==> inputs of amber <==
// datapath
module datapath(clk, rst, sw, seg0, seg1,seg2,seg3, mem_addr, mem_wdata, mem_we, mem_rdata);
	input clk, rst;
	input [3:0] sw;
	output [6:0] seg0,seg1,seg2,seg3;
	output [15:0] mem_addr;
	output [15:0] mem_wdata;
	output mem_we;
	input [15:0] mem_rdata;
	wire [15:0] rin, rout;
	wire wr_enable, ram_addr_sel, pcin, ram_out_ctrl, instr_ctrl, acc_enable, acc_out_ctrl, pc_enable, pc_out_ctrl, addsub, a_enable, xor_ctrl, cu_out_ctrl, mul_out_ctrl, mul_acc_out_ctrl, sr_sel, add_ctrl;
	wire[15:0] instr, bus, instr_address, cu_out, r0_out, r1_out,r2_out, r3_out, r4_out, r5_out, r6_out, r7_out, r8_out, r9_out,r10_out, r11_out, r12_out, r13_out, mul_acc_out, sp_out;
	wire [15:0] ra_in, acc_out, sr_out;
	reg [15:0] ram_address, sr_in;
	wire [15:0] ram_out;
	wire[1:0] sp_sel;
	wire[3:0] status_reg;
	sixteen_bit_reg instruction_register(.clk(clk),.rst(rst),.D(bus),.Q(instr),.enable(instr_ctrl));
	program_counter pc(.clk(clk),.rst(rst), .select(pcin), .bus(bus), .out(instr_address),.pc_enable(pc_enable));
	always@(ram_addr_sel or sp_out or instr_address) begin
		if (ram_addr_sel == 1'b1)
			ram_address <= sp_out;
		else 
			ram_address <= instr_address;
	end
	assign mem_addr = ram_address;
	assign mem_wdata = bus;
	assign mem_we = wr_enable;
	assign ram_out = mem_rdata;
	control_unit control_unit_inst
	(	
		.clk(clk), .rst(rst), .instr(instr), .rin(rin), 
		.rout(rout), .gin(acc_enable), .gout(acc_out_ctrl), .pcin(pcin), 
		.pcout(pc_out_ctrl), .addsub(addsub), .a_in(a_enable), 
  ...
clock: 9.06 ns
lec_check: 0
abc_area: 0
cap_margin: 10
core_aspect_ratio: 1.78
core_margin: 9
core_utilization: 66
cts_cluster_size: 88
place_density_lb_addon: 0.28
setup_slack_margin: 2.21
slew_margin: 30
run.sh (not shown) runs the stock make flow with config.mk's settings and CLKGATE_MAP_FILE=.
==> inputs of xenon, as changes to amber <==
==> flow/config.mk (replaced) <==
export PLATFORM = sky130hd
export DESIGN_NAME = datapath
export DESIGN_NICKNAME = datapath
export VERILOG_FILES = /design/flow/design.v
export SDC_FILE = /design/flow/constraint.sdc
export NUM_CORES = 4
export LEC_CHECK = 0
export CAP_MARGIN = 20
export CORE_MARGIN = 2
export CORE_UTILIZATION = 61
export SETUP_SLACK_MARGIN = 1.81
export SLEW_MARGIN = 20
==> flow/constraint.sdc (replaced) <==
create_clock -name core_clock -period 6.19 [get_ports {clk}]
set_input_delay 1.2380 -clock core_clock [delete_from_list [all_inputs] [get_ports {clk}]]
set_output_delay 1.2380 -clock core_clock [all_outputs]
set_load 0.01 [all_outputs]
==> inputs of harbor, as changes to amber <==
==> flow/config.mk (replaced) <==
export PLATFORM = sky130hd
export DESIGN_NAME = datapath
export DESIGN_NICKNAME = datapath
export VERILOG_FILES = /design/flow/design.v
export SDC_FILE = /design/flow/constraint.sdc
export NUM_CORES = 4
export LEC_CHECK = 0
export CAP_MARGIN = 20
export CORE_MARGIN = 4
export CORE_UTILIZATION = 59
export SLEW_MARGIN = 20
==> flow/constraint.sdc (replaced) <==
create_clock -name core_clock -period 9.23 [get_ports {clk}]
set_input_delay 1.8460 -clock core_clock [delete_from_list [all_inputs] [get_ports {clk}]]
set_output_delay 1.8460 -clock core_clock [all_outputs]
set_load 0.01 [all_outputs]
==> comparison table <==
Run status: xenon aborted with a tool error; harbor complete, no violations; amber finished with violations
Stage where the flow stopped: xenon 5_1_grt; harbor -; amber -
Violated checks: xenon -; harbor -; amber setup timing
End-of-flow core utilization: xenon -; harbor 70.13%; amber 82.09%
Crit path buf inv count: xenon -; harbor 8; amber 14
Tool warnings: xenon -; harbor 60; amber 61
Crit. path cell count: xenon -; harbor 33; amber 38
Hold WC Path Type: xenon -; harbor flip-flop to flip-flop; amber flip-flop to flip-flop
Startpoint of the most critical hold path: xenon -; harbor alu_inst.mul_accumulator.Q[13]; amber alu_inst.accumulator.Q[6]
Half-perimeter wire length of the detailed placement result: xenon 96420 um; harbor 83390 um; amber 90720 um
Routed vias/inst: xenon -; harbor 6.937; amber 7.740
Number of resized instances in the post-cts repair step: xenon 324; harbor 15; amber 212
Worst skew pair latency: xenon -; harbor 0.59 ns; amber 0.58 ns
Multi-input combinational cell count: xenon -; harbor 2346; amber 2346
Fp_density: xenon 61.91%; harbor 60.14%; amber 66.81%
